==> design.v <==
module Decoder (
input  wire [1:0] IN ,
output reg  [3:0] OUT
);
always @(*)
  begin
  OUT = 4'b0000 ;
    case (IN)
     2'b00 : OUT = 4'b0001 ;
     2'b01 : OUT = 4'b0010 ;          
     2'b10 : OUT = 4'b0100 ;     
     2'b11 : OUT = 4'b1000 ;     
   endcase
 end 
 endmodule
module ARITHMATIC_UNIT
  #(parameter IN_DATA_WIDTH= 16,
              OUT_DATA_WIDTH=16
  )
  (
  input wire      [IN_DATA_WIDTH-1:0]        A,
  input wire      [IN_DATA_WIDTH-1:0]        B,
  input wire      [1:0]                      ALU_FUN,
  input wire                                 Clk,
  input wire                                 RST,
  input wire                                 Arithmaitc_Enable,
  output reg     [OUT_DATA_WIDTH-1:0]       Arith_out,
  output reg                                Arith_Flag,
  output reg                                Carry_out
  );
   reg     [OUT_DATA_WIDTH-1:0]       Arith_out_signal;
   reg     [1:0]                      Arith_Flag_signal;
   wire                              Carry_out_signal;
always@(posedge Clk or negedge RST)
begin
  if(!RST)
    begin
      Arith_out<=0;
      Arith_Flag<=0;
      Carry_out<=0;
    end
  else 
    begin
     Arith_out<=Arith_out_signal;
     Arith_Flag<=Arith_Flag_signal;
     Carry_out<=Carry_out_signal;
    end
end
always@(*)
begin
  Arith_out_signal=16'b0;
  Arith_Flag_signal=1'b0;
  if(Arithmaitc_Enable)
    begin
      case(ALU_FUN)
        2'b00:begin
          Arith_out_signal=A+B;
            Arith_Flag_signal=1'b1;
        end
        2'b01:begin
          Arith_out_signal=A-B;
            Arith_Flag_signal=1'b1;
        end
        2'b10:begin
          Arith_out_signal=A*B;
            Arith_Flag_signal=1'b1;
        end
        2'b11:begin
          Arith_out_signal=(B==0)?32'h0000FFFF:A/B;
            Arith_Flag_signal=1'b1;
        end   
    endcase
    end
    else
      begin
        Arith_out_signal=16'b0;
        Arith_Flag_signal=1'b0;
      end
end
assign  Carry_out_signal= Arith_out_signal[IN_DATA_WIDTH];
endmodule
module LOGIC_UNIT
   #(parameter IN_DATA_WIDTH= 16,
              OUT_DATA_WIDTH=16
  )
  (
  input wire      [IN_DATA_WIDTH-1:0]        A,
  input wire      [IN_DATA_WIDTH-1:0]        B,
  input wire      [1:0]                      ALU_FUN,
  input wire                                 Clk,
  input wire                                 RST,
  input wire                                 LOGIC_Enable,
  output reg     [OUT_DATA_WIDTH-1:0]        LOGICAL_out,
  output reg                                 LOGICAL_Flag
  );
  reg [OUT_DATA_WIDTH-1:0]        LOGICAL_out_signal;
  reg                             LOGICAL_Flag_siganl;
  always@(posedge Clk or negedge RST)
  begin
    if(!RST)
      begin
      LOGICAL_out<=16'b0;
      LOGICAL_Flag<=1'b0;
      end
    else
      begin
      LOGICAL_out<=LOGICAL_out_signal;
      LOGICAL_Flag<=LOGICAL_Flag_siganl;
      end
  end
  always@(*)
  begin
    LOGICAL_Flag_siganl=1'b0;
    LOGICAL_out_signal=16'b0;
    if(LOGIC_Enable)
      begin
        case(ALU_FUN)
           2'b00 : begin
              LOGICAL_out_signal = A & B ;
              LOGICAL_Flag_siganl = 1'b1 ;              
		      end
          2'b01 : begin
              LOGICAL_out_signal = A | B ;
              LOGICAL_Flag_siganl = 1'b1 ;           
		      end
         2'b10 : begin
              LOGICAL_out_signal = ~(A & B) ;
              LOGICAL_Flag_siganl = 1'b1 ;           
		      end
         2'b11 : begin
              LOGICAL_out_signal = ~(A | B) ;
              LOGICAL_Flag_siganl = 1'b1 ;           
		      end
		    endcase
		   end
		   else
		     begin
		        LOGICAL_Flag_siganl=1'b0;
            LOGICAL_out_signal=16'b0;
		       end
		end
		endmodule
module SHIFT_UNIT  
   #(parameter IN_DATA_WIDTH= 16,
              OUT_DATA_WIDTH=16
  )
  (
  input wire      [IN_DATA_WIDTH-1:0]        A,
  input wire      [IN_DATA_WIDTH-1:0]        B,
  input wire      [1:0]                      ALU_FUN,
  input wire                                 Clk,
  input wire                                 RST,
  input wire                                 SHIFT_Enable,
  output reg     [OUT_DATA_WIDTH-1:0]        SHIFT_OUT,
  output reg                                 SHIFT_FLAG
  );
  reg [OUT_DATA_WIDTH-1:0]        SHIFT_OUT_SIGNAL;
  reg                             SHIFT_FLAG_SIGNAL;
  always@(posedge Clk or negedge RST)
  begin
    if(!RST)
      begin
        SHIFT_OUT<=16'b0;
        SHIFT_FLAG<=1'b0;
      end
    else
      begin
      SHIFT_OUT<=SHIFT_OUT_SIGNAL;
      SHIFT_FLAG<=SHIFT_FLAG_SIGNAL;
      end
  end
  always@(*)
  begin 
    SHIFT_OUT_SIGNAL = 1'b0 ;
    SHIFT_FLAG_SIGNAL = 1'b0 ;
	if(SHIFT_Enable)
      case (ALU_FUN)
      2'b00 : begin
              SHIFT_OUT_SIGNAL = A >> 1  ;
              SHIFT_FLAG_SIGNAL = 1'b1 ;              
		      end
      2'b01 : begin
              SHIFT_OUT_SIGNAL = A << 1 ;
              SHIFT_FLAG_SIGNAL = 1'b1 ;           
		      end
      2'b10 : begin
              SHIFT_OUT_SIGNAL = B >> 1 ;
              SHIFT_FLAG_SIGNAL = 1'b1 ;           
		      end
      2'b11 : begin
              SHIFT_OUT_SIGNAL = B << 1 ;
              SHIFT_FLAG_SIGNAL = 1'b1 ;           
		      end
      endcase
	else
	 begin
      SHIFT_OUT_SIGNAL = 1'b0 ;
      SHIFT_FLAG_SIGNAL = 1'b0 ;
     end
 end
 endmodule
module CMP_UNIT 
  #(parameter IN_DATA_WIDTH= 16,
              OUT_DATA_WIDTH=16
  )
    (
  input wire      [IN_DATA_WIDTH-1:0]        A,
  input wire      [IN_DATA_WIDTH-1:0]        B,
  input wire      [1:0]                      ALU_FUN,
  input wire                                 Clk,
  input wire                                 RST,
  input wire                                 CMP_Enable,
  output reg     [OUT_DATA_WIDTH-1:0]        CMP_out,
  output reg                                 CMP_Flag
  );
  reg [OUT_DATA_WIDTH-1:0]        CMP_out_signal;
  reg                             CMP_Flag_siganl;
  always@(posedge Clk or negedge RST)
  begin
    if(!RST)
      begin
        CMP_out<=16'b0;
        CMP_Flag<=1'b0; 
      end
    else
      begin
      CMP_out<=CMP_out_signal;
      CMP_Flag<=CMP_Flag_siganl;
      end
  end
  always@(*)
  begin
    CMP_Flag_siganl=1'b0;
    CMP_out_signal=16'b0;
    if(CMP_Enable)
      begin
        case(ALU_FUN)
           2'b00 : begin
              CMP_out_signal = 16'b0  ;
              CMP_Flag_siganl = 1'b1 ;              
		               end
           2'b01 : begin
              CMP_Flag_siganl = 1'b1 ;  
              if (A==B)
                CMP_out_signal = 16'b1;
              else
                CMP_out_signal = 16'b0;			  
		               end
          2'b10 : begin
              CMP_Flag_siganl = 1'b1 ;  
              if (A>B)
                CMP_out_signal = 16'b10;
              else
                CMP_out_signal = 16'b0;			  
		              end
          2'b11 : begin
              CMP_Flag_siganl = 1'b1 ; 
              if (A<B)
                CMP_out_signal = 16'b11;
              else
                CMP_out_signal = 16'b0;			  
		              end
		         endcase
		     end
		   else
		     begin
		        CMP_Flag_siganl=1'b0;
            CMP_out_signal=16'b0;
		       end
		end
		endmodule
module ALU_TOP 
  #(parameter INDATA_WIDTH=16,
              Arithmatic_width=INDATA_WIDTH+INDATA_WIDTH,
              Logic_Width= INDATA_WIDTH,
              Shift_Width=INDATA_WIDTH,
              CMP_Width=3
  )
(
input wire [INDATA_WIDTH-1:0]           A,
input wire [INDATA_WIDTH-1:0]           B,
input wire [3:0]                        ALU_FUN,
input wire                              CLK,
input wire                              RST,
output wire [Arithmatic_width-1:0]      Arith_OUT,
output wire [Logic_Width-1:0]           Logic_OUT,
output wire [Shift_Width-1:0]           Shift_OUT,
output wire [CMP_Width-1:0]             CMP_OUT,
output wire                             Arith_FLAG,
output wire                             Carry_OUT,
output wire                             Logic_FLAG,
output wire                             Shift_FLAG,
output wire                             CMP_FLAG
);
wire                  Arith_enable ;
wire                  Logic_enable ;
wire                  Shift_enable ;
wire                  CMP_enable ;
Decoder mapping_Decoder(
.IN(ALU_FUN[3:2]),
.OUT({Shift_enable,CMP_enable,Logic_enable,Arith_enable})
);
ARITHMATIC_UNIT #(.IN_DATA_WIDTH(INDATA_WIDTH),.OUT_DATA_WIDTH(Arithmatic_width))mapping_Arith
(
.A(A),
.B(B),
.ALU_FUN(ALU_FUN[1:0]),
.Clk(CLK),
.RST(RST),
.Arithmaitc_Enable(Arith_enable),
.Arith_out(Arith_OUT),
.Arith_Flag(Arith_FLAG),
.Carry_out(Carry_OUT)
);
LOGIC_UNIT #(.IN_DATA_WIDTH(INDATA_WIDTH),.OUT_DATA_WIDTH(Logic_Width))mapping_Logic
(
.A(A),
.B(B),
.ALU_FUN(ALU_FUN[1:0]),
.Clk(CLK),
.RST(RST),
.LOGIC_Enable(Logic_enable),
.LOGICAL_out(Logic_OUT),
.LOGICAL_Flag(Logic_FLAG)
);
SHIFT_UNIT  #(.IN_DATA_WIDTH(INDATA_WIDTH),.OUT_DATA_WIDTH(Shift_Width))mapping_Shift
(
.A(A),
.B(B),
.ALU_FUN(ALU_FUN[1:0]),
.Clk(CLK),
.RST(RST),
.SHIFT_Enable(Shift_enable),
.SHIFT_OUT(Shift_OUT),
.SHIFT_FLAG(Shift_FLAG)
);
CMP_UNIT #(.IN_DATA_WIDTH(INDATA_WIDTH),.OUT_DATA_WIDTH(CMP_Width))mapping_Cmp
(
.A(A),
.B(B),
.ALU_FUN(ALU_FUN[1:0]),
.Clk(CLK),
.RST(RST),
.CMP_Enable(CMP_enable),
.CMP_out(CMP_OUT),
.CMP_Flag(CMP_FLAG)
);
endmodule
==> run.sh <==
#!/bin/bash
# the make line also repeats each setting of config.mk as NAME=value (left out here)
make -C /OpenROAD-flow-scripts/flow DESIGN_CONFIG=/design/flow/config.mk WORK_HOME=/design/flow/orfs CLKGATE_MAP_FILE= finish
==> config.mk <==
export PLATFORM = sky130hd
export DESIGN_NAME = ALU_TOP
export DESIGN_NICKNAME = ALU_TOP
export VERILOG_FILES = /design/flow/design.v
export SDC_FILE = /design/flow/constraint.sdc
export NUM_CORES = 4
export LEC_CHECK = 0
export ABC_AREA = 0
export CAP_MARGIN = 20
export CORE_MARGIN = 2
export CORE_UTILIZATION = 58
export SLEW_MARGIN = 20
export TNS_END_PERCENT = 5
==> constraint.sdc <==
create_clock -name core_clock -period 83.0 [get_ports {CLK}]
set_input_delay 16.6000 -clock core_clock [delete_from_list [all_inputs] [get_ports {CLK}]]
set_output_delay 16.6000 -clock core_clock [all_outputs]
set_load 0.01 [all_outputs]
==> flow_summary.yaml, run 1 <==
# physical design summary
worst_setup_path:
  crit_cells: 439
  cp_slowest_stage_delay_ns: 0.54
  crit_buf_inv: 29
  crit_slowest_cell: "or4_4"
  cp_data_arrival_time_ns: 96.95
  critPathLaunch: "A[3]"
  endpoint: "mapping_Arith.Arith_out[0]"
  critPathMaxFanout: 8
  cp.required_ns: 83.25
  path_common_cell: "o21a_1"
  worstSetupStartpointType: "input pin"
  crit_path_end_kind: "register"
  criticalPathCategory: "in -> reg"
  path_delay_family: "AND-OR/OR-AND gates"
yosys:
  top_cells_by_count: "546 x ha_1, 478 x nor2_1, 441 x nand2_1, 336 x inv_1, 331 x a21oi_1"
  syn-instance-count: 4596
  ys.flops: 70
  postSynth.asyncResetShare: 1.00
  yosys_warnings: 5
  synthSimpleGateAreaFrac: 0.225
  yosys.area_share.xor_xnor: 0.0638
  ys.flop_type: "dfrtp_1"
  aoi_share: 0.248
  ys_area_um2: 34700
  synth_area_um2: 34700
  yosys.area.top_type_share: 0.197
  edf_count: 0
  yosysTopAreaCell: "ha_1"
  yosysMostFrequentCell: "ha_1"
  mux_share: 0.0437
  ys_seq_share: 0.0505
  topCombFamilyByArea: "adder cells"
  ys_cells: 4596
  syn_avg_cell_area_um2: 7.54
  fa_ha_area_frac: 0.310
  synth_cell_type_count: 119
  synthTopCellsByArea: "ha_1 20%, fa_1 11%, nor2_1 5.2%"
final_layout:
  nNetsFinal: 6832
  fillers: 3793
  area_delta_synth_final_pct: 44.1
  regArea_um2: 1750
  logic_area_um2: 33300
timing:
  rsz0062_at_grt: "yes"
  fin_crit_sh: 1.17
  min_period_ns: 96.70
  hold_viol: 0
  slew_headroom: 0.255
  layout_setup_ws_ns: -13.70
  final-max-slew-violation-count: 0
  fmax_mhz: 10.3
  setup_viol: 4
  worst_pin_slew_ns: 1.12
route:
  drtAntennaViolNets: 0
  dr.pass1.iters: 8
  drt-wirelength-per-cell_um: 20.6
  route.detailed.drc: 0
  dr_wl_met3_um: 16900
  highest_layer: "met5"
  drtIter0Drc: 4713
  vias: 42000
  detail_route.wirelength_um: 140000
  vias_per_cell: 6.14
  drt-met1-wl_um: 57100
  wl_met2_um: 59700
global_route:
  first_global_vias: 40100
  grtUsageTotal: 0.424
  grt_pass1_wl_um: 213000
  antenna_found_initial: 3
  grt_start_max_net_pins: 71
  overflow: 0
clock_tree:
  hold_buffers: 0
  cts_tree: "done"
  cts_sinks: 70
  clk_pin_slew_ns: 0.08
  numCtsBuffers: 9
  h-tree-depth: 3
  cts_buffer_depth: 2
  cts-root-buf: "clkbuf_16"
place:
  pre_cts_ws_ns: -14.70
  hpwl_um: 106000
  gp_congestion: 1.00
  io_buffers: 108
run:
  log.warning_count: 66
  cap_violations: 0
die:
  rows: 89
  die_h_um: 248
  core_region_area_um2: 59000
  die_w_um: 248
  initCoreUtil: 0.587
  io_pins: 110
  die_area_um2: 61700
run_status:
  outcome: "complete, but fails checks"
  violatedChecks: "negative setup slack"
hold_path:
  hold_class: "in -> async"
layout make-up:
type / count / area share
Inverter: 342 / 0.0257
Multi-Input combinational cell: 4030 / 0.667
Antenna cell: 3 / 0.000150
Clock inverter: 7 / 0.00163
Clock buffer: 9 / 0.00451
Timing Repair Buffer: 1599 / 0.247
Tap cell: 773 / 0.0194
Sequential cell: 70 / 0.0351
per-stage QoR:
stage	cell area (µm²)	hold WS (ns)	instances	utilization	setup TNS (ns)
2_1_floorplan	35900	16.30	4612	-	-48.92
3_3_place_gp	47000	16.84	6679	0.797	-30.98
3_5_place_dp	47000	16.84	6680	0.797	-39.33
4_1_cts	48200	16.43	6759	0.817	-29.73
5_1_grt	49900	16.31	6831	0.846	-51.47
6_report	49900	16.27	6833	0.846	-34.68
per-layer routing:
layer,vias to the layer above,track usage
li1,19400,-
met1,19600,0.576
met2,2433,0.643
met3,542,0.108
met4,4,0.169
met5,-,0.00309
timing repair:
action / 4_1_cts / 5_1_grt
endpoints found under the setup margin: 4 / 5
pin swaps: 76 / 204
setup buffers: 61 / 72
cloned: 2 / 0
resized: 103 / 195
==> run 2, diff against run 1 <==
Settings changed: ABC_AREA 0 to 1, CORE_UTILIZATION 58 to 72, CTS_CLUSTER_DIAMETER from default to 232, MAX_ROUTING_LAYER from default to met4, TNS_END_PERCENT 5 to default.
Clock period 83.0 ns to 99.1 ns, I/O delays scaled along.
==> flow_summary.yaml, run 2 <==
# physical design summary
global_route:
  grt_start_max_net_pins: 71
  grt_pass1_wl_um: 180000
  first_global_vias: 36100
  antenna_found_initial: 2
  grtUsageTotal: 0.444
  overflow: 0
timing:
  min_period_ns: 96.51
  final-max-slew-violation-count: 0
  slew_headroom: 0.229
  whs_ns: 19.58
  hold_viol: 0
  worst_pin_slew_ns: 1.15
  setup_viol: 0
  fin_crit_sh: 0.974
  fmax_mhz: 10.4
yosys:
  ys.flop_type: "dfrtp_1"
  ys_cells: 5611
  edf_count: 0
  yosysTopAreaCell: "ha_1"
  ys_seq_share: 0.0488
  syn_avg_cell_area_um2: 6.40
  yosys_warnings: 5
  topCombFamilyByArea: "adder cells"
  syn-instance-count: 5611
  yosys.area_share.xor_xnor: 0.0780
  top_cells_by_count: "1347 x nand2_1, 925 x inv_1, 546 x ha_1, 376 x o21ai_0, 367 x a21oi_1"
  synth_cell_type_count: 76
  postSynth.asyncResetShare: 1.00
  yosysMostFrequentCell: "nand2_1"
  mux_share: 0
  synthSimpleGateAreaFrac: 0.288
  ys.flops: 70
  aoi_share: 0.157
  ys_area_um2: 35900
  synth_area_um2: 35900
  synthTopCellsByArea: "ha_1 19%, nand2_1 14%, fa_1 11%"
  yosys.area.top_type_share: 0.190
  fa_ha_area_frac: 0.299
place:
  dp_cells: 6431
  hpwl_um: 84100
  io_buffers: 108
  gp_congestion: 1.02
route:
  vias_per_cell: 6.04
  dr.pass1.iters: 9
  drtIter0Drc: 4388
  vias: 40200
  drt-wirelength-per-cell_um: 18.4
  route.detailed.drc: 0
  detail_route.wirelength_um: 122000
  drtAntennaViolNets: 0
die:
  die_w_um: 227
  rows: 81
  die_area_um2: 51700
  die_h_um: 227
  core_region_area_um2: 49100
  io_pins: 110
  initCoreUtil: 0.732
clock_tree:
  cts_tree: "done"
  numCtsBuffers: 9
  cts-root-buf: "clkbuf_16"
  cts_buffer_depth: 2
  h-tree-depth: 3
  clk_pin_slew_ns: 0.07
  cts_sinks: 70
hold_path:
  hold_class: "in -> async"
worst_setup_path:
  crit_cells: 639
  crit_slowest_cell: "clkdlybuf4s50_1"
  criticalPathCategory: "in -> reg"
  cp_slowest_stage_delay_ns: 0.43
  endpoint: "mapping_Arith.Arith_out[0]"
  critPathLaunch: "A[3]"
  crit_path_end_kind: "register"
  worstSetupStartpointType: "input pin"
  cp.required_ns: 99.30
  cp_data_arrival_time_ns: 96.71
  path_common_cell: "nand2_1"
  path_delay_family: "AND-OR/OR-AND gates"
  critPathMaxFanout: 11
  crit_buf_inv: 136
run:
  cap_violations: 0
  log.warning_count: 63
run_status:
  outcome: "complete, no violations"
final_layout:
  stdcell_count: 6648
  area_delta_synth_final_pct: 17.4
  nNetsFinal: 6752
run 2: layout make-up:
class	instances	area [µm²]
Inverter	1015	3930
Clock buffer	10	239
Multi-Input combinational cell	4376	31200
Antenna cell	7	17.5
Timing Repair inverter	9	71.3
Timing Repair Buffer	491	4070
Fill cell	3123	6890
Tap cell	664	831
Clock inverter	6	92.6
Sequential cell	70	1750
run 2: per-stage QoR:
stage                     instance area, µm²   util  setup TNS [ns]  setup slack [ns]
final                                  42200  0.860               0              2.59
after detailed placement               38800  0.792           -4.08             -3.30
after global placement                 38800  0.792               0             0.502
after floorplan                        36300      -               0            0.0195
after CTS                              39400  0.803               0            0.0128
after global routing                   42200  0.859           -3.32             -2.80
run 2: what timing repair did:
action	in CTS	in global routing
endpoints found under the setup margin	2	4
gates resized	32	380
pin swaps	11	215
buffers inserted	14	160
gates cloned	7	12
hold buffers	0	0
run 2: metal layers:
metal,vias to the layer above,wire length (µm),GRT usage
met3,789,15400,0.102
met5,-,0,-
met4,0,8650,0.217
met2,2513,53700,0.702
met1,18200,44400,0.534
li1,18700,-,-
==> run 3, diff against run 2 <==
Settings changed: ABC_AREA 1 to default, CAP_MARGIN 20 to 25, CELL_PAD_IN_SITES_GLOBAL_PLACEMENT from default to 2, CORE_UTILIZATION 72 to 40, CTS_CLUSTER_DIAMETER 232 to default, CTS_CLUSTER_SIZE from default to 58, HOLD_SLACK_MARGIN from default to 0.17, MAX_ROUTING_LAYER met4 to default.
Clock period 99.1 ns to 69.6 ns, I/O delays scaled along.
==> flow_summary.yaml, run 3 <==
# physical design summary
yosys:
  ys.flops: 70
  syn_avg_cell_area_um2: 7.54
  synth_area_um2: 34700
  yosysTopAreaCell: "ha_1"
  topCombFamilyByArea: "adder cells"
  mux_share: 0.0437
  ys.flop_type: "dfrtp_1"
  fa_ha_area_frac: 0.310
  ys_seq_share: 0.0505
  yosys.area_share.xor_xnor: 0.0638
  edf_count: 0
  top_cells_by_count: "546 x ha_1, 478 x nor2_1, 441 x nand2_1, 336 x inv_1, 331 x a21oi_1"
  yosys_warnings: 5
  ys_cells: 4596
  aoi_share: 0.248
  syn-instance-count: 4596
  postSynth.asyncResetShare: 1.00
  ys_area_um2: 34700
  synth_cell_type_count: 119
  yosysMostFrequentCell: "ha_1"
  synthSimpleGateAreaFrac: 0.225
  yosys.area.top_type_share: 0.197
  synthTopCellsByArea: "ha_1 20%, fa_1 11%, nor2_1 5.2%"
place:
  gp_congestion: 0.936
  hpwl_um: 118000
  io_buffers: 108
  pre_cts_ws_ns: -25.72
  dp_cells: 7185
route:
  dr.pass1.iters: 7
  route.detailed.drc: 0
  drtIter0Drc: 2537
  drt-wirelength-per-cell_um: 20.2
  drtAntennaViolNets: 0
  vias: 41500
  vias_per_cell: 5.49
  detail_route.wirelength_um: 153000
clock_tree:
  h-tree-depth: 3
  hold_buffers: 0
  cts_buffer_depth: 2
  clk_pin_slew_ns: 0.09
  cts-root-buf: "clkbuf_16"
  numCtsBuffers: 9
  cts_tree: "done"
  cts_sinks: 70
hold_path:
  hold_class: "in -> async"
global_route:
  antenna_found_initial: 4
  overflow: 0
  grt_pass1_wl_um: 234000
  grt_start_max_net_pins: 58
  first_global_vias: 41500
  grtUsageTotal: 0.334
worst_setup_path:
  crit_buf_inv: 70
  crit_slowest_cell: "or4_4"
  critPathLaunch: "B[12]"
  cp_slowest_stage_delay_ns: 0.54
  cp.required_ns: 69.87
  cp_data_arrival_time_ns: 93.26
  criticalPathCategory: "in -> reg"
  endpoint: "mapping_Arith.Arith_out[0]"
  worstSetupStartpointType: "input pin"
  crit_cells: 447
  path_common_cell: "o21a_1"
  critPathMaxFanout: 13
  crit_path_end_kind: "register"
  path_delay_family: "AND-OR/OR-AND gates"
run_status:
  outcome: "complete, but fails checks"
  violatedChecks: "negative setup slack"
die:
  rows: 107
  die_h_um: 298
  initCoreUtil: 0.405
  core_region_area_um2: 85500
  die_w_um: 298
  die_area_um2: 89000
  io_pins: 110
timing:
  rsz0062_at_grt: "yes"
  final-max-slew-violation-count: 0
  fin_crit_sh: 1.34
  min_period_ns: 92.99
  slew_headroom: 0.269
  fmax_mhz: 10.8
  worst_pin_slew_ns: 1.10
  finalSetupTns_ns: -90.90
  hold_viol: 0
  setup_viol: 7
  layout_setup_ws_ns: -23.39
final_layout:
  nNetsFinal: 7191
  area_delta_synth_final_pct: 54.6
  stdcell_count: 7566
  fillers: 7717
run:
  log.warning_count: 66
  cap_violations: 0
-- run 3: what timing repair did --
action                                  4_1_cts  5_1_grt
buffers inserted                            252      104
gates cloned                                  3        1
pin swaps                                   160      121
resized                                     195      162
endpoints found under the setup margin        7        7
-- run 3: final cells by class --
class                      instances  area, µm²  area share
clock buffer                      11        243     0.00453
antenna                            6       15.0    0.000280
timing repair buffer            1958      15300       0.286
tap                             1144       1430      0.0267
clock inverter                     5       40.0    0.000747
sequential                        70       1750      0.0327
multi-input combinational       4030      33500       0.625
inverter                         342       1280      0.0240
-- run 3: metal layers --
layer  GRT usage  wire length, µm  vias up
met5           0               13        -
li1            -                -    20100
met1       0.451            69100    20000
met2       0.568            71400     1135
met4      0.0881             4380        2
met3      0.0323             8160      244
-- run 3: metrics by stage --
stage | util | area [µm²] | hold slack, ns
after global routing | 0.626 | 53600 | 13.52
final | 0.626 | 53600 | 13.50
after global placement | 0.571 | 48800 | 13.91
after floorplan | - | 36200 | 13.62
after CTS | 0.608 | 52000 | 13.50
after detailed placement | 0.571 | 48800 | 13.92
==> run 4, diff against run 3 <==
Settings changed: CAP_MARGIN 25 to 20, CELL_PAD_IN_SITES_GLOBAL_PLACEMENT 2 to default, CORE_UTILIZATION 40 to 58, CTS_CLUSTER_SIZE 58 to default, HOLD_SLACK_MARGIN 0.17 to default.
Clock period 69.6 ns to 89.3 ns, I/O delays scaled along.
==> flow_summary.yaml, run 4 <==
# physical design summary
place:
  hpwl_um: 108000
  dp_cells: 6670
  io_buffers: 108
  gp_congestion: 1.03
  place_area_um2: 47200
worst_setup_path:
  crit_slowest_cell: "or4_4"
  criticalPathCategory: "in -> reg"
  path_delay_family: "AND-OR/OR-AND gates"
  crit_cells: 469
  cp_slowest_stage_delay_ns: 0.55
  crit_path_end_kind: "register"
  cp_data_arrival_time_ns: 100.65
  critPathMaxFanout: 10
  endpoint: "mapping_Arith.Arith_out[0]"
  worstSetupStartpointType: "input pin"
  crit_buf_inv: 138
  cp.required_ns: 89.55
  critPathLaunch: "A[0]"
  path_common_cell: "buf_4"
timing:
  whs_ns: 17.40
  hold_viol: 0
  worst_pin_slew_ns: 1.20
  slew_headroom: 0.195
  setup_viol: 3
  final-max-slew-violation-count: 0
  fmax_mhz: 9.96
  rsz0062_at_grt: "yes"
  finalSetupTns_ns: -24.09
  layout_setup_ws_ns: -11.10
  min_period_ns: 100.40
  fin_crit_sh: 1.12
die:
  io_pins: 110
  rows: 89
  die_w_um: 248
  initCoreUtil: 0.587
  core_region_area_um2: 59000
  die_area_um2: 61700
  die_h_um: 248
global_route:
  antenna_found_initial: 8
  grtUsageTotal: 0.482
  grt_pass1_wl_um: 239000
  grt_start_max_net_pins: 52
  first_global_vias: 44800
  overflow: 0
yosys:
  syn-instance-count: 4596
  topCombFamilyByArea: "adder cells"
  mux_share: 0.0437
  ys_cells: 4596
  top_cells_by_count: "546 x ha_1, 478 x nor2_1, 441 x nand2_1, 336 x inv_1, 331 x a21oi_1"
  ys.flops: 70
  yosysTopAreaCell: "ha_1"
  aoi_share: 0.248
  syn_avg_cell_area_um2: 7.54
  postSynth.asyncResetShare: 1.00
  synth_cell_type_count: 119
  synthSimpleGateAreaFrac: 0.225
  ys_seq_share: 0.0505
  edf_count: 0
  yosys.area.top_type_share: 0.197
  ys_area_um2: 34700
  fa_ha_area_frac: 0.310
  ys.flop_type: "dfrtp_1"
  yosysMostFrequentCell: "ha_1"
  yosys.area_share.xor_xnor: 0.0638
  synthTopCellsByArea: "ha_1 20%, fa_1 11%, nor2_1 5.2%"
  yosys_warnings: 5
  synth_area_um2: 34700
run_status:
  outcome: "complete, but fails checks"
  violatedChecks: "negative setup slack"
hold_path:
  hold_class: "in -> async"
clock_tree:
  cts-root-buf: "clkbuf_16"
  clk_pin_slew_ns: 0.08
  h-tree-depth: 3
  cts_tree: "done"
  numCtsBuffers: 9
  cts_buffer_depth: 2
  cts_sinks: 70
run:
  cap_violations: 0
  log.warning_count: 66
final_layout:
  stdcell_count: 7065
  nNetsFinal: 7063
  fillers: 3259
  area_delta_synth_final_pct: 49.3
  postLayoutCellArea_um2: 51700
route:
  drt-wirelength-per-cell_um: 23.1
  route.detailed.drc: 0
  vias: 46000
  detail_route.wirelength_um: 163000
  drtAntennaViolNets: 0
  vias_per_cell: 6.51
  dr.pass1.iters: 11
  drtIter0Drc: 5487
==> run 4: per-layer routing <==
layer | vias to the layer above | part of all wire | global-route usage
li1 | 19900 | - | -
met1 | 21400 | 0.36 | 0.578
met2 | 3540 | 0.42 | 0.756
met3 | 1252 | 0.14 | 0.148
met4 | 12 | 0.087 | 0.292
met5 | - | 0.00070 | 0
==> run 4: per-stage QoR <==
stage | worst slack (ns) | utilization
floorplan | -11.32 | -
global placement | -7.47 | 0.800
detailed placement | -9.66 | 0.800
CTS | -6.35 | 0.858
global route | -13.74 | 0.877
finish | -11.10 | 0.877
==> run 4: timing repair <==
action	4_1_cts	5_1_grt
setup endpoints to repair	3	4
gates cloned	3	0
setup buffers	306	69
resized	171	107
hold buffers	0	0
pin swaps	187	129
hold endpoints to repair	0	0
==> run 4: layout make-up <==
class,instances,area [µm²],share of cell area
repair buffers,1829,14100,0.272
flip-flops and latches,70,1750,0.0339
diodes,4,10.0,0.000193
clock inverters,7,73.8,0.00143
well taps,773,967,0.0187
inverters,342,1280,0.0248
clock buffers,9,225,0.00435
multi-input cells,4031,33300,0.644
==> run 5, diff against run 4 <==
Settings changed: CORE_UTILIZATION 58 to 70, CTS_CLUSTER_DIAMETER from default to 216, CTS_CLUSTER_SIZE from default to 37.
Clock period 89.3 ns to 73.3 ns, I/O delays scaled along.
==> flow_summary.yaml, run 5 <==
# generated from flow reports
yosys:
  ys_seq_share: 0.0505
  yosys_warnings: 5
  ys.flops: 70
  synthTopCellsByArea: "ha_1 20%, fa_1 11%, nor2_1 5.2%"
  ys.flop_type: "dfrtp_1"
  yosysMostFrequentCell: "ha_1"
  edf_count: 0
  syn_avg_cell_area_um2: 7.54
  synth_cell_type_count: 119
  ys_cells: 4596
  ys_area_um2: 34700
  postSynth.asyncResetShare: 1.00
  mux_share: 0.0437
  topCombFamilyByArea: "adder cells"
  aoi_share: 0.248
  fa_ha_area_frac: 0.310
  synthSimpleGateAreaFrac: 0.225
  yosysTopAreaCell: "ha_1"
  yosys.area_share.xor_xnor: 0.0638
  syn-instance-count: 4596
  yosys.area.top_type_share: 0.197
  synth_area_um2: 34700
  top_cells_by_count: "546 x ha_1, 478 x nor2_1, 441 x nand2_1, 336 x inv_1, 331 x a21oi_1"
die:
  die_w_um: 227
  core_region_area_um2: 49000
  die_area_um2: 51300
  rows: 81
  io_pins: 110
  initCoreUtil: 0.708
  die_h_um: 227
place:
  gp_congestion: 1.06
  place_area_um2: 47200
  pre_cts_ws_ns: -26.49
  hpwl_um: 139000
  io_buffers: 108
run_status:
  firstError: "[ERROR DPL-0033] detailed placement checks failed during check placement."
  outcome: "stopped before the end"
  stop_stage: "clock tree synthesis (4_1_cts)"
run 5: metrics by stage:
| stage | setup TNS, ns | cells | hold WS [ns] |
|---|---|---|---|
| 2_1_floorplan | -90.03 | 4612 | 14.36 |
| 3_5_place_dp | -103.96 | 6571 | 14.89 |
| 3_3_place_gp | -65.47 | 6571 | 14.85 |
==> run 6, diff against run 5 <==
Settings changed: ABC_AREA from default to 1, CORE_UTILIZATION 70 to 72, CTS_CLUSTER_DIAMETER 216 to 232, CTS_CLUSTER_SIZE 37 to default, MAX_ROUTING_LAYER from default to met4, PLACE_DENSITY_LB_ADDON from default to 0.06, TNS_END_PERCENT from default to 35.
Clock period 73.3 ns to 81.6 ns, I/O delays scaled along.
==> flow_summary.yaml, run 6 <==
# generated from flow reports
yosys:
  yosys.area_share.xor_xnor: 0.0780
  fa_ha_area_frac: 0.299
  ys.flops: 70
  aoi_share: 0.157
  ys_seq_share: 0.0488
  ys_cells: 5611
  yosysTopAreaCell: "ha_1"
  synth_area_um2: 35900
  topCombFamilyByArea: "adder cells"
  synth_cell_type_count: 76
  synthTopCellsByArea: "ha_1 19%, nand2_1 14%, fa_1 11%"
  synthSimpleGateAreaFrac: 0.288
  yosysMostFrequentCell: "nand2_1"
  yosys_warnings: 5
  syn_avg_cell_area_um2: 6.40
  top_cells_by_count: "1347 x nand2_1, 925 x inv_1, 546 x ha_1, 376 x o21ai_0, 367 x a21oi_1"
  syn-instance-count: 5611
  mux_share: 0
  ys.flop_type: "dfrtp_1"
  yosys.area.top_type_share: 0.190
  ys_area_um2: 35900
  postSynth.asyncResetShare: 1.00
  edf_count: 0
place:
  gp_congestion: 1.11
  io_buffers: 108
run_status:
  firstError: "[ERROR DPL-0033] detailed placement checks failed during check placement."
  stop_stage: "detailed placement (3_5_place_dp)"
  outcome: "stopped before the end"
die:
  die_w_um: 227
  rows: 81
  die_area_um2: 51700
  initCoreUtil: 0.732
  core_region_area_um2: 49100
  die_h_um: 227
  io_pins: 110
==> run 6: through the flow <==
step	instances	instance area (µm²)
2_1_floorplan	5627	36900
3_3_place_gp	7611	48000
==> run 7, diff against run 6 <==
Settings changed: ABC_AREA 1 to default, CORE_UTILIZATION 72 to 69, CTS_CLUSTER_DIAMETER 232 to default, PLACE_DENSITY_LB_ADDON 0.06 to default, TNS_END_PERCENT 35 to default.
Clock period 81.6 ns to 104.0 ns, I/O delays scaled along.
==> flow_summary.yaml, run 7 <==
# physical design summary
worst_setup_path:
  crit_path_end_kind: "register"
  cp.required_ns: 104.24
  critPathLaunch: "A[14]"
  path_delay_family: "AND-OR/OR-AND gates"
  worstSetupStartpointType: "input pin"
  path_common_cell: "o21a_1"
  critPathMaxFanout: 8
  crit_cells: 438
  cp_slowest_stage_delay_ns: 0.59
  cp_data_arrival_time_ns: 104.37
  endpoint: "mapping_Arith.Arith_out[0]"
  criticalPathCategory: "in -> reg"
  crit_buf_inv: 19
  crit_slowest_cell: "or4_4"
hold_path:
  hold_class: "in -> async"
run:
  log.warning_count: 64
  cap_violations: 0
route:
  dr.pass1.iters: 7
  vias: 39200
  detail_route.wirelength_um: 133000
  drt-met1-wl_um: 50100
  route.detailed.drc: 0
  highest_layer: "met4"
  wl_met2_um: 55200
  vias_per_cell: 6.93
  drtIter0Drc: 5331
  drtAntennaViolNets: 0
  drt-wirelength-per-cell_um: 23.4
  dr_wl_met3_um: 19100
timing:
  whs_ns: 20.59
  slew_headroom: 0.151
  layout_setup_ws_ns: -0.129
  fin_crit_sh: 1.00
  worst_pin_slew_ns: 1.26
  min_period_ns: 104.13
  rsz0062_at_grt: "yes"
  fmax_mhz: 9.60
  final-max-slew-violation-count: 0
  hold_viol: 0
  setup_viol: 1
final_layout:
  logic_area_um2: 33400
  regArea_um2: 1750
  area_delta_synth_final_pct: 21.1
  postLayoutCellArea_um2: 42000
  fillers: 3205
  nNetsFinal: 5761
die:
  rows: 82
  die_h_um: 228
  initCoreUtil: 0.695
  die_area_um2: 52000
  core_region_area_um2: 49900
  io_pins: 110
  die_w_um: 228
yosys:
  ys.flops: 70
  ys_cells: 4596
  ys_seq_share: 0.0505
  synthSimpleGateAreaFrac: 0.225
  yosys.area.top_type_share: 0.197
  postSynth.asyncResetShare: 1.00
  top_cells_by_count: "546 x ha_1, 478 x nor2_1, 441 x nand2_1, 336 x inv_1, 331 x a21oi_1"
  ys_area_um2: 34700
  yosys.area_share.xor_xnor: 0.0638
  synth_area_um2: 34700
  yosys_warnings: 5
  syn_avg_cell_area_um2: 7.54
  topCombFamilyByArea: "adder cells"
  synth_cell_type_count: 119
  mux_share: 0.0437
  yosysMostFrequentCell: "ha_1"
  syn-instance-count: 4596
  synthTopCellsByArea: "ha_1 20%, fa_1 11%, nor2_1 5.2%"
  ys.flop_type: "dfrtp_1"
  yosysTopAreaCell: "ha_1"
  aoi_share: 0.248
  edf_count: 0
  fa_ha_area_frac: 0.310
clock_tree:
  cts_buffer_depth: 2
  cts-root-buf: "clkbuf_16"
  h-tree-depth: 3
  cts_tree: "done"
  clk_pin_slew_ns: 0.08
  hold_buffers: 0
  cts_sinks: 70
  numCtsBuffers: 9
global_route:
  antenna_found_initial: 2
  grt_start_max_net_pins: 71
  first_global_vias: 35300
  overflow: 0
  grt_pass1_wl_um: 191000
  grtUsageTotal: 0.470
run_status:
  outcome: "complete, but fails checks"
  violatedChecks: "negative setup slack"
place:
  place_area_um2: 38500
  hpwl_um: 92700
  gp_congestion: 1.08
  io_buffers: 108
run 7: cell type report:
| type | count | area share |
|---|---|---|
| Multi-Input combinational cell | 4035 | 0.795 |
| Timing Repair Buffer | 523 | 0.105 |
| Sequential cell | 70 | 0.0417 |
| Inverter | 342 | 0.0306 |
| Tap cell | 672 | 0.0200 |
| Clock buffer | 9 | 0.00536 |
| Clock inverter | 7 | 0.00244 |
| Antenna cell | 3 | 0.000179 |
run 7: what timing repair did:
action,CTS,global route
gates resized,63,252
hold endpoints to repair,0,0
endpoints found under the setup margin,2,2
buffers inserted,23,150
pin swaps,25,186
gates cloned,5,5
run 7: per-layer routing:
metal | vias up | track usage
met1 | 18300 | 0.618
li1 | 17300 | -
met5 | - | -
met2 | 2953 | 0.680
met4 | 0 | 0.196
met3 | 748 | 0.127
run 7: through the flow:
| stage | TNS [ns] | setup slack, ns | utilization | std cells |
|---|---|---|---|---|
| detailed placement | -3.49 | -3.11 | 0.772 | 5459 |
| global placement | -0.701 | -0.701 | 0.772 | 5459 |
| global route | -4.42 | -3.65 | 0.842 | 5660 |
| floorplan | 0 | 0.00966 | - | 4612 |
| CTS | 0 | 0.0171 | 0.790 | 5503 |
| finish | -0.129 | -0.129 | 0.842 | 5661 |
==> run 8, diff against run 7 <==
Settings changed: CORE_UTILIZATION 69 to 40, MAX_ROUTING_LAYER met4 to default.
Clock period 104.0 ns to 60.5 ns, I/O delays scaled along.
==> flow_summary.yaml, run 8 <==
# physical design summary
clock_tree:
  cts_tree: "done"
  cts_sinks: 70
  cts-root-buf: "clkbuf_16"
  h-tree-depth: 3
  numCtsBuffers: 9
  clk_pin_slew_ns: 0.07
  cts_buffer_depth: 2
worst_setup_path:
  cp.required_ns: 60.75
  cp_data_arrival_time_ns: 92.60
  endpoint: "mapping_Arith.Arith_out[0]"
  critPathMaxFanout: 7
  crit_buf_inv: 56
  crit_slowest_cell: "or4_4"
  crit_cells: 444
  cp_slowest_stage_delay_ns: 0.56
  worstSetupStartpointType: "input pin"
  criticalPathCategory: "in -> reg"
  path_common_cell: "o21a_1"
  critPathLaunch: "B[12]"
  path_delay_family: "AND-OR/OR-AND gates"
  crit_path_end_kind: "register"
yosys:
  yosys.area_share.xor_xnor: 0.0638
  postSynth.asyncResetShare: 1.00
  ys.flops: 70
  syn-instance-count: 4596
  yosysTopAreaCell: "ha_1"
  edf_count: 0
  synthTopCellsByArea: "ha_1 20%, fa_1 11%, nor2_1 5.2%"
  top_cells_by_count: "546 x ha_1, 478 x nor2_1, 441 x nand2_1, 336 x inv_1, 331 x a21oi_1"
  synth_cell_type_count: 119
  aoi_share: 0.248
  synthSimpleGateAreaFrac: 0.225
  synth_area_um2: 34700
  ys_area_um2: 34700
  syn_avg_cell_area_um2: 7.54
  yosysMostFrequentCell: "ha_1"
  yosys.area.top_type_share: 0.197
  topCombFamilyByArea: "adder cells"
  ys.flop_type: "dfrtp_1"
  yosys_warnings: 5
  fa_ha_area_frac: 0.310
  ys_seq_share: 0.0505
  ys_cells: 4596
  mux_share: 0.0437
die:
  die_w_um: 298
  die_h_um: 298
  io_pins: 110
  rows: 107
  initCoreUtil: 0.405
  core_region_area_um2: 85500
  die_area_um2: 89000
final_layout:
  final_util: 0.619
  area_delta_synth_final_pct: 52.8
  stdcell_count: 7457
  postLayoutCellArea_um2: 53000
  fillers: 7344
  nNetsFinal: 7087
place:
  gp_congestion: 0.968
  io_buffers: 108
  place_area_um2: 48400
  dp_cells: 7132
  hpwl_um: 110000
timing:
  fin_crit_sh: 1.53
  setup_viol: 8
  hold_viol: 0
  worst_pin_slew_ns: 1.04
  min_period_ns: 92.34
  fmax_mhz: 10.8
  final-max-slew-violation-count: 0
  slew_headroom: 0.308
  rsz0062_at_grt: "yes"
  layout_setup_ws_ns: -31.84
run_status:
  violatedChecks: "negative setup slack"
  outcome: "complete, but fails checks"
route:
  dr.pass1.iters: 6
  vias_per_cell: 5.60
  vias: 41800
  detail_route.wirelength_um: 144000
  drtAntennaViolNets: 0
  drt-wirelength-per-cell_um: 19.4
  route.detailed.drc: 0
  drtIter0Drc: 3308
global_route:
  grtUsageTotal: 0.310
  grt_pass1_wl_um: 222000
  grt_start_max_net_pins: 61
  first_global_vias: 41000
  overflow: 0
  antenna_found_initial: 3
run:
  log.warning_count: 64
  cap_violations: 0
hold_path:
  hold_class: "in -> async"
[run 8: layout make-up]
class | instances | area (µm²) | area share
flip-flops and latches | 70 | 1750 | 0.0331
diodes | 1 | 2.50 | 0.0000473
multi-input cells | 4031 | 33700 | 0.636
inverters | 342 | 1280 | 0.0243
clock inverters | 6 | 68.8 | 0.00130
repair buffers | 1853 | 14500 | 0.273
well taps | 1144 | 1430 | 0.0270
clock buffers | 10 | 239 | 0.00451
[run 8: layer usage]
| metal | GRT usage | vias to the layer above | part of all wire |
|---|---|---|---|
| li1 | - | 19900 | - |
| met1 | 0.414 | 19900 | 0.43 |
| met2 | 0.503 | 1557 | 0.45 |
| met3 | 0.0427 | 373 | 0.072 |
| met4 | 0.123 | 4 | 0.045 |
| met5 | 0 | - | 0.00021 |
[run 8: timing repair]
item	4_1_cts	5_1_grt
setup buffers	171	137
pin swaps	128	243
setup endpoints to repair	9	9
gates resized	155	268
hold buffers	0	0
cloned	2	2
[run 8: through the flow]
stage                     setup TNS (ns)  hold slack, ns  setup WS [ns]
after floorplan                  -168.16           11.80         -34.36
after global placement           -148.53           11.97         -31.38
after CTS                        -138.76           11.57         -30.28
final                            -149.25           11.58         -31.84
after detailed placement         -160.69           11.98         -33.05
after global routing             -173.57           11.59         -35.31
==> run 9, diff against run 8 <==
Settings changed: SETUP_SLACK_MARGIN from default to 3.34.
Clock period 60.5 ns to 107.0 ns, I/O delays scaled along.
==> flow_summary.yaml, run 9 <==
# physical design summary
worst_setup_path:
  crit_cells: 430
  critPathLaunch: "B[0]"
  path_common_cell: "o21a_1"
  path_delay_family: "AND-OR/OR-AND gates"
  cp.required_ns: 107.26
  critPathMaxFanout: 8
  criticalPathCategory: "in -> reg"
  cp_slowest_stage_delay_ns: 0.81
  crit_path_end_kind: "register"
  cp_data_arrival_time_ns: 103.14
  crit_buf_inv: 15
  endpoint: "mapping_Arith.Arith_out[0]"
  worstSetupStartpointType: "input pin"
  crit_slowest_cell: "clkdlybuf4s50_1"
yosys:
  ys.flops: 70
  fa_ha_area_frac: 0.310
  mux_share: 0.0437
  ys_area_um2: 34700
  syn_avg_cell_area_um2: 7.54
  yosysMostFrequentCell: "ha_1"
  yosys_warnings: 5
  synthTopCellsByArea: "ha_1 20%, fa_1 11%, nor2_1 5.2%"
  ys.flop_type: "dfrtp_1"
  aoi_share: 0.248
  syn-instance-count: 4596
  synth_cell_type_count: 119
  yosys.area.top_type_share: 0.197
  ys_seq_share: 0.0505
  topCombFamilyByArea: "adder cells"
  yosysTopAreaCell: "ha_1"
  top_cells_by_count: "546 x ha_1, 478 x nor2_1, 441 x nand2_1, 336 x inv_1, 331 x a21oi_1"
  postSynth.asyncResetShare: 1.00
  synthSimpleGateAreaFrac: 0.225
  synth_area_um2: 34700
  edf_count: 0
  ys_cells: 4596
  yosys.area_share.xor_xnor: 0.0638
final_layout:
  final_util: 0.496
  fillers: 8290
  nNetsFinal: 5766
  area_delta_synth_final_pct: 22.5
  postLayoutCellArea_um2: 42500
  regArea_um2: 1750
  logic_area_um2: 33300
place:
  hpwl_um: 99300
  gp_congestion: 0.939
  pre_cts_ws_ns: -1.33
  place_area_um2: 39100
  io_buffers: 108
clock_tree:
  hold_buffers: 0
  numCtsBuffers: 9
  h-tree-depth: 3
  cts_buffer_depth: 2
  cts-root-buf: "clkbuf_16"
  cts_tree: "done"
  clk_pin_slew_ns: 0.07
  cts_sinks: 70
timing:
  worst_pin_slew_ns: 1.28
  rsz0062_at_grt: "yes"
  fin_crit_sh: 0.961
  final-max-slew-violation-count: 0
  fmax_mhz: 9.72
  min_period_ns: 102.88
  slew_headroom: 0.138
  setup_viol: 0
  layout_setup_ws_ns: 4.12
  hold_viol: 0
run:
  log.warning_count: 63
  cap_violations: 0
global_route:
  grt_use_met3: 0.0423
  grt_start_max_net_pins: 62
  antenna_found_initial: 4
  first_global_vias: 34400
  use_met2: 0.454
  top_usage_layer: "met2"
  grt_pass1_wl_um: 197000
  grtUsageTotal: 0.280
  met1_usage: 0.385
  overflow: 0
hold_path:
  hold_class: "in -> async"
die:
  die_area_um2: 89000
  io_pins: 110
  core_region_area_um2: 85500
  initCoreUtil: 0.405
  die_h_um: 298
  rows: 107
  die_w_um: 298
run_status:
  outcome: "complete, no violations"
route:
  detail_route.wirelength_um: 130000
  drtIter0Drc: 2961
  drt-wirelength-per-cell_um: 21.2
  dr.pass1.iters: 7
  drtAntennaViolNets: 0
  vias: 36200
  n_antenna_cell: 0
  vias_per_cell: 5.91
  route.detailed.drc: 0
-- run 9: repair_timing --
item | CTS | global route
gates resized | 72 | 238
cloned | 2 | 4
buffers inserted | 41 | 142
pin swaps | 33 | 229
hold endpoints to repair | 0 | 0
endpoints found under the setup margin | 2 | 2
-- run 9: final cells by class --
type	instances	share of cell area
Timing Repair Buffer	529	0.104
Multi-Input combinational cell	4034	0.784
Tap cell	1144	0.0337
Clock buffer	10	0.00563
Inverter	342	0.0303
Clock inverter	6	0.00106
Sequential cell	70	0.0412
-- run 9: per-stage QoR --
step	cells	hold WS, ns	setup TNS, ns
finish	6135	20.88	0
global route	6135	20.90	0
global placement	5930	21.29	0
detailed placement	5930	21.29	-1.33
floorplan	4612	21.10	0
CTS	5989	20.89	0
-- run 9: routing by layer --
metal	vias to the layer above	wire (µm)
met4	4	3710
met3	196	9350
li1	17300	-
met1	17500	58400
met2	1283	58700
met5	-	30
==> run 10, diff against run 9 <==
Settings changed: CELL_PAD_IN_SITES_GLOBAL_PLACEMENT from default to 1, CORE_UTILIZATION 40 to 57, CTS_CLUSTER_DIAMETER from default to 64, CTS_CLUSTER_SIZE from default to 99, GPL_ROUTABILITY_DRIVEN from default to 0, HOLD_SLACK_MARGIN from default to 0.06, SETUP_SLACK_MARGIN 3.34 to -2.0, TNS_END_PERCENT from default to 40.
Clock period 107.0 ns to 110.0 ns, I/O delays scaled along.
==> flow_summary.yaml, run 10 <==
# physical design summary
yosys:
  synthSimpleGateAreaFrac: 0.225
  postSynth.asyncResetShare: 1.00
  syn-instance-count: 4596
  synth_area_um2: 34700
  synth_cell_type_count: 119
  aoi_share: 0.248
  yosys_warnings: 5
  syn_avg_cell_area_um2: 7.54
  ys_area_um2: 34700
  ys.flop_type: "dfrtp_1"
  ys_seq_share: 0.0505
  mux_share: 0.0437
  yosysMostFrequentCell: "ha_1"
  yosys.area_share.xor_xnor: 0.0638
  edf_count: 0
  top_cells_by_count: "546 x ha_1, 478 x nor2_1, 441 x nand2_1, 336 x inv_1, 331 x a21oi_1"
  topCombFamilyByArea: "adder cells"
  yosysTopAreaCell: "ha_1"
  fa_ha_area_frac: 0.310
  ys.flops: 70
  synthTopCellsByArea: "ha_1 20%, fa_1 11%, nor2_1 5.2%"
  ys_cells: 4596
  yosys.area.top_type_share: 0.197
route:
  detail_route.wirelength_um: 125000
  route.detailed.drc: 0
  vias: 35900
  dr.pass1.iters: 7
  drtAntennaViolNets: 0
  vias_per_cell: 6.40
  drt-wirelength-per-cell_um: 22.3
  drtIter0Drc: 3837
timing:
  slew_headroom: 0.241
  worst_pin_slew_ns: 1.14
  fin_crit_sh: 0.976
  min_period_ns: 107.38
  setup_viol: 0
  hold_viol: 0
  fmax_mhz: 9.31
  final-max-slew-violation-count: 0
global_route:
  antenna_found_initial: 4
  first_global_vias: 32800
  met1_usage: 0.557
  overflow: 0
  grtUsageTotal: 0.385
  top_usage_layer: "met2"
  grt_use_met3: 0.0819
  grt_pass1_wl_um: 190000
  use_met2: 0.573
  grt_start_max_net_pins: 71
worst_setup_path:
  worstSetupStartpointType: "input pin"
  criticalPathCategory: "in -> reg"
  crit_cells: 435
  path_common_cell: "o21a_1"
  endpoint: "mapping_Arith.Arith_out[0]"
  critPathLaunch: "B[15]"
  cp_slowest_stage_delay_ns: 0.59
  path_delay_family: "AND-OR/OR-AND gates"
  crit_slowest_cell: "or4_4"
  critPathMaxFanout: 40
  crit_buf_inv: 22
  crit_path_end_kind: "register"
  cp_data_arrival_time_ns: 107.63
  cp.required_ns: 110.25
run:
  log.warning_count: 63
  cap_violations: 0
die:
  die_h_um: 251
  core_region_area_um2: 60200
  rows: 90
  die_w_um: 251
  die_area_um2: 62800
  initCoreUtil: 0.575
  io_pins: 110
clock_tree:
  numCtsBuffers: 9
  clk_pin_slew_ns: 0.08
  h-tree-depth: 3
  cts_buffer_depth: 2
  cts_sinks: 70
  hold_buffers: 0
  cts_tree: "done"
  cts-root-buf: "clkbuf_16"
place:
  io_buffers: 108
  dp_cells: 5535
  hpwl_um: 95500
  place_area_um2: 37600
final_layout:
  stdcell_count: 5612
  regArea_um2: 1750
  area_delta_synth_final_pct: 13.4
  nNetsFinal: 5604
  postLayoutCellArea_um2: 39300
  fillers: 5403
  logic_area_um2: 31900
run_status:
  outcome: "complete, no violations"
hold_path:
  hold_class: "in -> async"
[run 10: area by class of cell]
| cell class | count | area share |
|---|---|---|
| Timing Repair Buffer | 367 | 0.0786 |
| Multi-Input combinational cell | 4034 | 0.811 |
| Clock buffer | 11 | 0.00643 |
| Inverter | 342 | 0.0327 |
| Antenna cell | 1 | 0.0000637 |
| Tap cell | 782 | 0.0249 |
| Clock inverter | 5 | 0.00207 |
| Sequential cell | 70 | 0.0446 |
[run 10: timing repair]
item,in CTS,in global routing
pin swaps,0,42
setup endpoints to repair,1,2
resized,3,196
buffers inserted,0,58
cloned,0,6
[run 10: routing by layer]
metal / wire length, µm / vias up
met4: 3830 / 8
met2: 51600 / 1776
li1: - / 16900
met3: 13800 / 243
met5: 91 / -
met1: 55600 / 16900
[run 10: stage by stage]
stage / setup WS (ns) / setup TNS (ns) / util / hold WS, ns
after floorplan: -1.93 / -1.93 / - / 21.70
after global placement: 0.0176 / 0 / 0.625 / 22.24
after detailed placement: -2.31 / -2.31 / 0.625 / 22.25
after CTS: -1.97 / -1.97 / 0.630 / 21.84
after global routing: -2.45 / -2.45 / 0.652 / 21.73
final: 2.62 / 0 / 0.652 / 21.68
==> run 11, diff against run 10 <==
Settings changed: CAP_MARGIN 20 to 10, CELL_PAD_IN_SITES_DETAIL_PLACEMENT from default to 2, CELL_PAD_IN_SITES_GLOBAL_PLACEMENT 1 to 0, CORE_ASPECT_RATIO from default to 1.65, CORE_UTILIZATION 57 to 69, CTS_CLUSTER_DIAMETER 64 to default, CTS_CLUSTER_SIZE 99 to 43, GPL_ROUTABILITY_DRIVEN 0 to default, HOLD_SLACK_MARGIN 0.06 to default, PLACE_DENSITY from default to 0.91, SETUP_SLACK_MARGIN -2.0 to default, SLEW_MARGIN 20 to 15, TNS_END_PERCENT 40 to 35.
Clock period 110.0 ns to 144.0 ns, I/O delays scaled along.
==> flow_summary.yaml, run 11 <==
# generated from flow reports
yosys:
  synthSimpleGateAreaFrac: 0.225
  synthTopCellsByArea: "ha_1 20%, fa_1 11%, nor2_1 5.2%"
  ys_seq_share: 0.0505
  ys_cells: 4596
  yosysTopAreaCell: "ha_1"
  syn_avg_cell_area_um2: 7.54
  top_cells_by_count: "546 x ha_1, 478 x nor2_1, 441 x nand2_1, 336 x inv_1, 331 x a21oi_1"
  fa_ha_area_frac: 0.310
  aoi_share: 0.248
  synth_area_um2: 34700
  synth_cell_type_count: 119
  yosys_warnings: 5
  yosysMostFrequentCell: "ha_1"
  yosys.area.top_type_share: 0.197
  ys.flops: 70
  ys_area_um2: 34700
  topCombFamilyByArea: "adder cells"
  mux_share: 0.0437
  postSynth.asyncResetShare: 1.00
  ys.flop_type: "dfrtp_1"
  yosys.area_share.xor_xnor: 0.0638
  edf_count: 0
  syn-instance-count: 4596
place:
  io_buffers: 108
  gp_congestion: 1.05
die:
  die_area_um2: 52100
  die_w_um: 178
  die_h_um: 292
  core_region_area_um2: 49700
  initCoreUtil: 0.698
  io_pins: 110
  rows: 105
run_status:
  stop_stage: "detailed placement (3_5_place_dp)"
  firstError: "[ERROR DPL-0033] detailed placement checks failed during check placement."
  outcome: "stopped before the end"
-- run 11: stage by stage --
| stage | worst slack [ns] | hold slack [ns] | instance area [µm²] | std cells |
|---|---|---|---|---|
| 2_1_floorplan | 23.73 | 28.50 | 34700 | 4612 |
| 3_3_place_gp | 20.47 | 28.98 | 36400 | 5258 |
==> run 12, diff against run 11 <==
Settings changed: CAP_MARGIN 10 to 20, CELL_PAD_IN_SITES_DETAIL_PLACEMENT 2 to 1, CELL_PAD_IN_SITES_GLOBAL_PLACEMENT 0 to default, CORE_ASPECT_RATIO 1.65 to 1.16, CORE_MARGIN 2 to 7, CORE_UTILIZATION 69 to 40, CTS_CLUSTER_SIZE 43 to default, HOLD_SLACK_MARGIN from default to 0.16, PLACE_DENSITY 0.91 to default, PLACE_DENSITY_LB_ADDON from default to 0.15, SLEW_MARGIN 15 to 20, TNS_END_PERCENT 35 to 95.
Clock period 144.0 ns to 110.0 ns, I/O delays scaled along.
==> flow_summary.yaml, run 12 <==
# physical design summary
run_status:
  outcome: "complete, no violations"
global_route:
  first_global_vias: 37500
  overflow: 0
  grt_start_max_net_pins: 59
  grtUsageTotal: 0.276
  antenna_found_initial: 4
  grt_pass1_wl_um: 209000
yosys:
  top_cells_by_count: "546 x ha_1, 478 x nor2_1, 441 x nand2_1, 336 x inv_1, 331 x a21oi_1"
  ys.flops: 70
  topCombFamilyByArea: "adder cells"
  syn_avg_cell_area_um2: 7.54
  synthTopCellsByArea: "ha_1 20%, fa_1 11%, nor2_1 5.2%"
  ys_seq_share: 0.0505
  yosysTopAreaCell: "ha_1"
  fa_ha_area_frac: 0.310
  yosysMostFrequentCell: "ha_1"
  mux_share: 0.0437
  yosys.area_share.xor_xnor: 0.0638
  ys_cells: 4596
  ys.flop_type: "dfrtp_1"
  edf_count: 0
  yosys_warnings: 5
  aoi_share: 0.248
  synthSimpleGateAreaFrac: 0.225
  ys_area_um2: 34700
  synth_area_um2: 34700
  synth_cell_type_count: 119
  syn-instance-count: 4596
  postSynth.asyncResetShare: 1.00
  yosys.area.top_type_share: 0.197
worst_setup_path:
  critPathLaunch: "B[15]"
  crit_path_end_kind: "register"
  endpoint: "mapping_Arith.Arith_out[0]"
  cp.required_ns: 110.25
  crit_slowest_cell: "or4_4"
  crit_cells: 439
  path_common_cell: "o21a_1"
  worstSetupStartpointType: "input pin"
  critPathMaxFanout: 15
  criticalPathCategory: "in -> reg"
  cp_data_arrival_time_ns: 106.26
  crit_buf_inv: 23
  path_delay_family: "AND-OR/OR-AND gates"
  cp_slowest_stage_delay_ns: 0.60
route:
  detail_route.wirelength_um: 140000
  drtAntennaViolNets: 0
  drtIter0Drc: 2009
  route.detailed.drc: 0
  dr.pass1.iters: 7
  vias: 36500
  vias_per_cell: 6.07
  drt-wirelength-per-cell_um: 23.3
clock_tree:
  cts_buffer_depth: 2
  h-tree-depth: 3
  clk_pin_slew_ns: 0.08
  cts_tree: "done"
  numCtsBuffers: 9
  cts_sinks: 70
  cts-root-buf: "clkbuf_16"
place:
  place_area_um2: 38300
  pre_cts_ws_ns: -2.62
  hpwl_um: 108000
  gp_congestion: 0.950
  io_buffers: 108
run:
  log.warning_count: 61
  cap_violations: 0
die:
  core_region_area_um2: 86100
  io_pins: 110
  die_w_um: 287
  die_area_um2: 95100
  rows: 116
  initCoreUtil: 0.403
  die_h_um: 331
timing:
  fin_crit_sh: 0.964
  slew_headroom: 0.276
  setup_viol: 0
  worst_pin_slew_ns: 1.09
  min_period_ns: 106.01
  fmax_mhz: 9.43
  hold_viol: 0
  final-max-slew-violation-count: 0
  layout_setup_ws_ns: 3.99
final_layout:
  postLayoutCellArea_um2: 41000
  nNetsFinal: 5669
  final_util: 0.477
  area_delta_synth_final_pct: 18.4
hold_path:
  hold_class: "in -> async"
-- run 12: timing repair --
action | CTS | global route
hold buffers | 0 | 0
cloned | 0 | 8
setup endpoints to repair | 1 | 2
buffers inserted | 3 | 95
resized | 48 | 275
pin swaps | 4 | 104
-- run 12: metal layers --
| metal | GRT usage | routed length, µm | part of all wire |
|---|---|---|---|
| met4 | 0.0930 | 5680 | 0.041 |
| met1 | 0.335 | 57800 | 0.41 |
| met3 | 0.0323 | 6900 | 0.049 |
| met5 | 0 | 20 | 0.00014 |
| met2 | 0.505 | 69600 | 0.50 |
-- run 12: stage by stage --
stage / setup TNS [ns] / instances / hold slack (ns)
floorplan: 0 / 4612 / 21.70
global placement: 0 / 5893 / 21.85
detailed placement: -2.62 / 5893 / 21.85
CTS: 0 / 5909 / 21.42
global route: -0.870 / 6012 / 21.44
finish: 0 / 6014 / 21.43
-- run 12: final cells by class --
class,count,area [µm²]
multi-input cells,4030,32600
fillers,10600,45000
well taps,1121,1400
inverters,342,1290
clock buffers,12,256
diodes,2,5.00
repair buffers,436,3720
clock inverters,1,7.51
flip-flops and latches,70,1750
